==> violet: inputs <==
==> flow/design.v (excerpt) <==
module ALU_16_bit(
input wire [15:0] A,
input wire [15:0] B,
input wire [3:0] ALU_FUN,
input wire clk,
output reg [15:0] ALU_OUT,
output reg Carry_Flag,
output reg Arith_Flag,
output reg Logic_Flag,
output reg CMP_Flag,
output reg Shift_Flag
);
Settings: LEC_CHECK=0, ABC_AREA=0, CAP_MARGIN=20, CELL_PAD_IN_SITES_GLOBAL_PLACEMENT=2, CORE_MARGIN=2, CORE_UTILIZATION=24, CTS_CLUSTER_DIAMETER=112, GPL_TIMING_DRIVEN=0, HOLD_SLACK_MARGIN=0.13, MAX_ROUTING_LAYER=met5, MIN_ROUTING_LAYER=met2, PLACE_DENSITY_LB_ADDON=0.12, SLEW_MARGIN=35; clock period 32.2 ns.
run.sh (not shown) runs the stock make flow with config.mk's settings and CLKGATE_MAP_FILE=.
==> tundra (differences from violet) <==
==> flow/config.mk (replaced) <==
export PLATFORM = sky130hd
export DESIGN_NAME = ALU_16_bit
export DESIGN_NICKNAME = ALU_16_bit
export VERILOG_FILES = /design/flow/design.v
export SDC_FILE = /design/flow/constraint.sdc
export NUM_CORES = 4
export LEC_CHECK = 0
export ABC_AREA = 1
export CAP_MARGIN = 20
export CELL_PAD_IN_SITES_GLOBAL_PLACEMENT = 2
export CORE_ASPECT_RATIO = 1.36
export CORE_MARGIN = 2
export CORE_UTILIZATION = 40
export CTS_CLUSTER_DIAMETER = 324
export HOLD_SLACK_MARGIN = -0.03
export PLACE_DENSITY_LB_ADDON = 0.09
export SLEW_MARGIN = 20
export TNS_END_PERCENT = 10
==> flow/constraint.sdc (replaced) <==
create_clock -name core_clock -period 31.0 [get_ports {clk}]
set_input_delay 6.2000 -clock core_clock [delete_from_list [all_inputs] [get_ports {clk}]]
set_output_delay 6.2000 -clock core_clock [all_outputs]
set_load 0.01 [all_outputs]
==> raven (differences from violet) <==
==> flow/config.mk (replaced) <==
export PLATFORM = sky130hd
export DESIGN_NAME = ALU_16_bit
export DESIGN_NICKNAME = ALU_16_bit
export VERILOG_FILES = /design/flow/design.v
export SDC_FILE = /design/flow/constraint.sdc
export NUM_CORES = 4
export LEC_CHECK = 0
export CAP_MARGIN = 20
export CORE_MARGIN = 2
export CORE_UTILIZATION = 65
export CTS_CLUSTER_DIAMETER = 339
export SETUP_SLACK_MARGIN = -2.0
export SLEW_MARGIN = 20
export TNS_END_PERCENT = 5
==> flow/constraint.sdc (replaced) <==
create_clock -name core_clock -period 29.3 [get_ports {clk}]
set_input_delay 5.8600 -clock core_clock [delete_from_list [all_inputs] [get_ports {clk}]]
set_output_delay 5.8600 -clock core_clock [all_outputs]
set_load 0.01 [all_outputs]
==> onyx (differences from violet) <==
==> flow/config.mk (replaced) <==
export PLATFORM = sky130hd
export DESIGN_NAME = ALU_16_bit
export DESIGN_NICKNAME = ALU_16_bit
export VERILOG_FILES = /design/flow/design.v
export SDC_FILE = /design/flow/constraint.sdc
export NUM_CORES = 4
export LEC_CHECK = 0
export CAP_MARGIN = 20
export CORE_MARGIN = 2
export CORE_UTILIZATION = 65
export CTS_CLUSTER_DIAMETER = 339
export HOLD_SLACK_MARGIN = -0.09
export SETUP_SLACK_MARGIN = -0.16
export SLEW_MARGIN = 20
export TNS_END_PERCENT = 5
==> flow/constraint.sdc (replaced) <==
create_clock -name core_clock -period 29.3 [get_ports {clk}]
set_input_delay 5.8600 -clock core_clock [delete_from_list [all_inputs] [get_ports {clk}]]
set_output_delay 5.8600 -clock core_clock [all_outputs]
set_load 0.01 [all_outputs]
==> comparison <==
raven finished but failed the layout checks on setup timing. violet finished with timing, DRC and antenna clean. onyx never finished: it broke off in global routing, error GRT-0232. tundra ran to the end with no violations. In flip-flop count, tundra and raven do not differ. First-iteration DRC count: violet > raven > tundra. Combinational power, lowest first: tundra, violet, raven. The highest via count belongs to violet, the lowest to tundra.


==> run a: inputs <==
==> flow/design.v <==
module ALU_16_bit(
input wire [15:0] A,
input wire [15:0] B,
input wire [3:0] ALU_FUN,
input wire clk,
output reg [15:0] ALU_OUT,
output reg Carry_Flag,
output reg Arith_Flag,
output reg Logic_Flag,
output reg CMP_Flag,
output reg Shift_Flag
);
reg [15:0] ALU_OUT_Comb;
always @ (*)
 begin
  Arith_Flag = 0;
  Logic_Flag = 0;
  CMP_Flag = 0;
  Shift_Flag = 0;
  Carry_Flag = 0;
  case (ALU_FUN)
    4'b0000: begin
	          {Carry_Flag, ALU_OUT_Comb} = A + B;
	          Arith_Flag = 1; 
			 end
	4'b0001: begin 
	          {Carry_Flag, ALU_OUT_Comb} = A - B;
	          Arith_Flag = 1;
 			 end
	4'b0010: begin 
	          ALU_OUT_Comb = A * B;
	          Arith_Flag = 1; 
			 end
	4'b0011: begin
	          if (B != 16'b0)
	           begin
			    ALU_OUT_Comb = A / B;
				Arith_Flag = 1;
			   end
			  else
			   begin
			    ALU_OUT_Comb = 16'b0;
				Arith_Flag = 1;
			   end
			 end
	4'b0100: begin 
	          ALU_OUT_Comb = A & B;
	          Logic_Flag = 1; 
			 end
	4'b0101: begin
	          ALU_OUT_Comb = A | B;
	          Logic_Flag = 1;
			 end
	4'b0110: begin 
	          ALU_OUT_Comb = ~ (A & B);
	          Logic_Flag = 1;
			 end
	4'b0111: begin
	          ALU_OUT_Comb = ~ (A | B);
	          Logic_Flag = 1;
			 end
	4'b1000: begin
	          ALU_OUT_Comb = A ^ B;
	          Logic_Flag = 1;
			 end
	4'b1001: begin 
	          ALU_OUT_Comb = ~ (A ^ B);
	          Logic_Flag = 1;
			 end
	4'b1010: begin
	          if (A == B)
	           begin
			    ALU_OUT_Comb = 16'b1;
				CMP_Flag = 1;
			   end
			  else
			   begin
			    ALU_OUT_Comb = 16'b0;
				CMP_Flag = 1;
			   end
			 end
	4'b1011: begin
	          if (A > B)
	           begin
			    ALU_OUT_Comb = 16'b10;
				CMP_Flag = 1;
			   end
			  else
			   begin
			    ALU_OUT_Comb = 16'b0;
				CMP_Flag = 1;
			   end
			 end
	4'b1100: begin
	          if (A < B)
	           begin
			    ALU_OUT_Comb = 16'b11;
				CMP_Flag = 1;
			   end
			  else
			   begin
			    ALU_OUT_Comb = 16'b0;
				CMP_Flag = 1;
			   end
			 end
	4'b1101: begin 
	          ALU_OUT_Comb = A >> 1 ;
	          Shift_Flag = 1;
			 end
	4'b1110: begin
           	  ALU_OUT_Comb = A << 1 ;
	          Shift_Flag = 1;
			 end
	default: ALU_OUT_Comb = 16'b0;
  endcase
 end
always @ (posedge clk)
 begin
  ALU_OUT <= ALU_OUT_Comb;
 end 
endmodule
==> flow/run.sh <==
#!/bin/bash
# the make line also repeats each setting of config.mk as NAME=value (left out here)
make -C /OpenROAD-flow-scripts/flow DESIGN_CONFIG=/design/flow/config.mk WORK_HOME=/design/flow/orfs CLKGATE_MAP_FILE= finish
==> flow/config.mk <==
export PLATFORM = sky130hd
export DESIGN_NAME = ALU_16_bit
export DESIGN_NICKNAME = ALU_16_bit
export VERILOG_FILES = /design/flow/design.v
export SDC_FILE = /design/flow/constraint.sdc
export NUM_CORES = 4
export LEC_CHECK = 0
export ABC_AREA = 1
export CAP_MARGIN = 20
export CORE_MARGIN = 2
export CORE_UTILIZATION = 57
export CTS_CLUSTER_SIZE = 87
export SETUP_SLACK_MARGIN = 5.0
export SLEW_MARGIN = 20
==> flow/constraint.sdc <==
create_clock -name core_clock -period 17.0 [get_ports {clk}]
set_input_delay 3.4000 -clock core_clock [delete_from_list [all_inputs] [get_ports {clk}]]
set_output_delay 3.4000 -clock core_clock [all_outputs]
set_load 0.01 [all_outputs]
==> inputs of run b, as changes to run a <==
- CAP_MARGIN: 20 -> 15
- CORE_UTILIZATION: 57 -> 70
- CTS_CLUSTER_DIAMETER: unset -> 338
- CTS_CLUSTER_SIZE: 87 -> 98
- GPL_ROUTABILITY_DRIVEN: unset -> 0
- GPL_TIMING_DRIVEN: unset -> 0
- PLACE_DENSITY: unset -> 0.84
- SETUP_SLACK_MARGIN: 5.0 -> unset
- TNS_END_PERCENT: unset -> 15
==> flow/constraint.sdc (replaced) <==
create_clock -name core_clock -period 31.0 [get_ports {clk}]
set_input_delay 6.2000 -clock core_clock [delete_from_list [all_inputs] [get_ports {clk}]]
set_output_delay 6.2000 -clock core_clock [all_outputs]
set_load 0.01 [all_outputs]
==> qor summary <==
Run status: run a stopped before the end; run b finished clean
Stage where the flow stopped: run a global routing (5_1_grt); run b -
Vertical die size: run a 162 microns; run b 147 microns
Width of the die: run a 162 microns; run b 147 microns
Adder-cell share of the synthesized area: run a 32.2%; run b 32.2%
FP Core Util: run a 58.3%; run b 71.0%
Buffer count from post-CTS setup fixing: run a 109; run b 6
Pre-CTS WS: run a -8970 ps; run b -2310 ps
Floorplan Nets: run a 2,620; run b 2,620
Flip-flop and latch count after synthesis: run a 16; run b 16
Area post-placement: run a 19,200 sq um; run b 15,200 sq um
Post-detailed-placement half-perimeter wirelength: run a 43.9 mm; run b 36.9 mm
Library cell with the largest summed area after synthesis: run a ha_1; run b ha_1
Number of buffers created by CTS: run a 3; run b 3
H-tree levels: run a 1; run b 1
Library cell used as clock root buffer: run a clkbuf_16; run b clkbuf_16
Yosys top cell area share: run a 20.7%; run b 20.7%
Floorplan Core Area: run a 24,500 sq um; run b 20,100 sq um
Number of gates given a new drive strength after cts: run a 270; run b 23
Area fraction in mux cells: run a 0%; run b 0%
Cell count after synthesis: run a 2,265; run b 2,265
Xor+xnor area frac: run a 5.28%; run b 5.28%
DIE AREA: run a 26,300 sq um; run b 21,500 sq um
Cell Count Post-Placement: run a 3,051; run b 2,592
Std-Cell Rows: run a 57; run b 52


==> branch umber: inputs <==
Starts from the design.v that is shown in full above.
clock: 31.0 ns
lec_check: 0
abc_area: 1
cap_margin: 10
cell_pad_in_sites_detail_placement: 1
cell_pad_in_sites_global_placement: 1
core_aspect_ratio: 1.36
core_margin: 2
core_utilization: 52
cts_cluster_diameter: 324
cts_cluster_size: 20
gpl_timing_driven: 0
hold_slack_margin: -0.03
max_routing_layer: met4
place_density_lb_addon: 0.09
slew_margin: 20
tns_end_percent: 35
==> inputs of branch willow, as changes to branch umber <==
Settings changed: CAP_MARGIN 10 to 15, CELL_PAD_IN_SITES_DETAIL_PLACEMENT 1 to unset, CELL_PAD_IN_SITES_GLOBAL_PLACEMENT 1 to unset, CORE_ASPECT_RATIO 1.36 to 0.5, CORE_UTILIZATION 52 to 72, CTS_CLUSTER_DIAMETER 324 to 338, CTS_CLUSTER_SIZE 20 to 98, GPL_ROUTABILITY_DRIVEN set to 0, HOLD_SLACK_MARGIN -0.03 to unset, MAX_ROUTING_LAYER met4 to unset, PLACE_DENSITY set to 0.83, PLACE_DENSITY_LB_ADDON 0.09 to unset, TNS_END_PERCENT 35 to 15.
==> inputs of branch onyx, as changes to branch umber <==
Settings changed: CAP_MARGIN 10 to 15, CELL_PAD_IN_SITES_DETAIL_PLACEMENT 1 to unset, CELL_PAD_IN_SITES_GLOBAL_PLACEMENT 1 to unset, CORE_ASPECT_RATIO 1.36 to unset, CORE_UTILIZATION 52 to 55, CTS_CLUSTER_DIAMETER 324 to 338, CTS_CLUSTER_SIZE 20 to 98, GPL_ROUTABILITY_DRIVEN set to 0, HOLD_SLACK_MARGIN -0.03 to unset, MAX_ROUTING_LAYER met4 to unset, PLACE_DENSITY set to 0.6, PLACE_DENSITY_LB_ADDON 0.09 to unset, TNS_END_PERCENT 35 to 15.
==> results <==
Status: branch willow timing/DRC/antenna clean; branch onyx timing/DRC/antenna clean; branch umber did not finish
Failing step: branch willow -; branch onyx -; branch umber 5_1_grt
Part of the power in the clock network: branch willow 0.053; branch onyx 0.055; branch umber -
Clock tree from TritonCTS: branch willow done; branch onyx done; branch umber -
WL met1: branch willow 18900 um; branch onyx 21600 um; branch umber -
Number of signal-net buffers in the layout: branch willow 167; branch onyx 166; branch umber -
Multi-In Gates: branch willow 1748; branch onyx 1748; branch umber -
Setup crit start: branch willow B[10]; branch onyx B[0]; branch umber -
Biggest cell category by area in the final layout: branch willow combinational gates; branch onyx combinational gates; branch umber -
Flops: branch willow 16; branch onyx 16; branch umber -
Slew at the pin with the worst max-slew slack: branch willow 1240 ps; branch onyx 1370 ps; branch umber -
Data required time at the worst endpoint: branch willow 31140 ps; branch onyx 31140 ps; branch umber -
Power dissipated by switching net loads: branch willow 336 uW; branch onyx 335 uW; branch umber -
Internal portion of total power: branch willow 263 uW; branch onyx 263 uW; branch umber -
Critical Path Sink Type: branch willow register; branch onyx register; branch umber -
Fraction of area in multi-input gates: branch willow 0.775; branch onyx 0.772; branch umber -
Sequential share of power: branch willow 0.049; branch onyx 0.049; branch umber -
MI comb area: branch willow 0.0126 mm^2; branch onyx 0.0126 mm^2; branch umber -
Routed met2 length: branch willow 20100 um; branch onyx 20400 um; branch umber -
Number of ordinary inverters in the final layout: branch willow 433; branch onyx 433; branch umber -
Area of placed instances: branch willow 0.0152 mm^2; branch onyx 0.0153 mm^2; branch umber 0.0153 mm^2
Peak supply drop: branch willow 0.0000320 V; branch onyx 0.0000387 V; branch umber -
Launch instance of the worst min-delay path: branch willow ALU_FUN[1]; branch onyx B[2]; branch umber -
Critical path fanouts, max: branch willow 10; branch onyx 20; branch umber -
Setup bufs post-CTS: branch willow 4; branch onyx 6; branch umber 14
Wirelength per Cell: branch willow 18.1 um; branch onyx 18.2 um; branch umber -


==> inputs of fjord <==
Starts from the design.v that is shown in full above.
make LEC_CHECK=0 CAP_MARGIN=5 CELL_PAD_IN_SITES_DETAIL_PLACEMENT=2 CELL_PAD_IN_SITES_GLOBAL_PLACEMENT=3 CORE_ASPECT_RATIO=0.95 CORE_MARGIN=2 CORE_UTILIZATION=40 GPL_ROUTABILITY_DRIVEN=0 GPL_TIMING_DRIVEN=0 SLEW_MARGIN=30 TNS_END_PERCENT=10 finish   # period 46.9 ns
==> zinc (differences from fjord) <==
CAP_MARGIN = 20   (was 5)
CELL_PAD_IN_SITES_DETAIL_PLACEMENT = not set   (was 2)
CELL_PAD_IN_SITES_GLOBAL_PLACEMENT = not set   (was 3)
CORE_ASPECT_RATIO = not set   (was 0.95)
CORE_UTILIZATION = 48   (was 40)
GPL_ROUTABILITY_DRIVEN = not set   (was 0)
GPL_TIMING_DRIVEN = not set   (was 0)
SLEW_MARGIN = 20   (was 30)
TNS_END_PERCENT = not set   (was 10)
==> flow/constraint.sdc (replaced) <==
create_clock -name core_clock -period 30.6 [get_ports {clk}]
set_input_delay 6.1200 -clock core_clock [delete_from_list [all_inputs] [get_ports {clk}]]
set_output_delay 6.1200 -clock core_clock [all_outputs]
set_load 0.01 [all_outputs]
==> nickel (differences from fjord) <==
CAP_MARGIN = 20   (was 5)
CELL_PAD_IN_SITES_DETAIL_PLACEMENT = not set   (was 2)
CELL_PAD_IN_SITES_GLOBAL_PLACEMENT = not set   (was 3)
CORE_ASPECT_RATIO = not set   (was 0.95)
CORE_UTILIZATION = 72   (was 40)
GPL_ROUTABILITY_DRIVEN = not set   (was 0)
GPL_TIMING_DRIVEN = not set   (was 0)
SLEW_MARGIN = 20   (was 30)
TNS_END_PERCENT = not set   (was 10)
==> flow/constraint.sdc (replaced) <==
create_clock -name core_clock -period 39.2 [get_ports {clk}]
set_input_delay 7.8400 -clock core_clock [delete_from_list [all_inputs] [get_ports {clk}]]
set_output_delay 7.8400 -clock core_clock [all_outputs]
set_load 0.01 [all_outputs]
==> comparison <==
fjord completed with no timing, DRC or antenna violations. zinc went through all stages and came out clean. nickel passed the timing, DRC and antenna checks.
In zinc the combinational power is higher than in fjord, by 64%.
In flip-flop count, zinc and fjord do not differ.
The highest setup slack belongs to fjord, the lowest to zinc.
In nickel the worst hold slack is better than in zinc, by 1900 ps.
Area after synthesis is the same in fjord and zinc.
Final area: zinc > fjord > nickel.
Die size: fjord > zinc > nickel.
Power, highest first: zinc, nickel, fjord.
Count of clock-buffer cells in the layout is the same in zinc and nickel.
Non-clock buffer count, highest first: zinc, fjord, nickel.
Power is estimated from default activity; no workload was simulated.
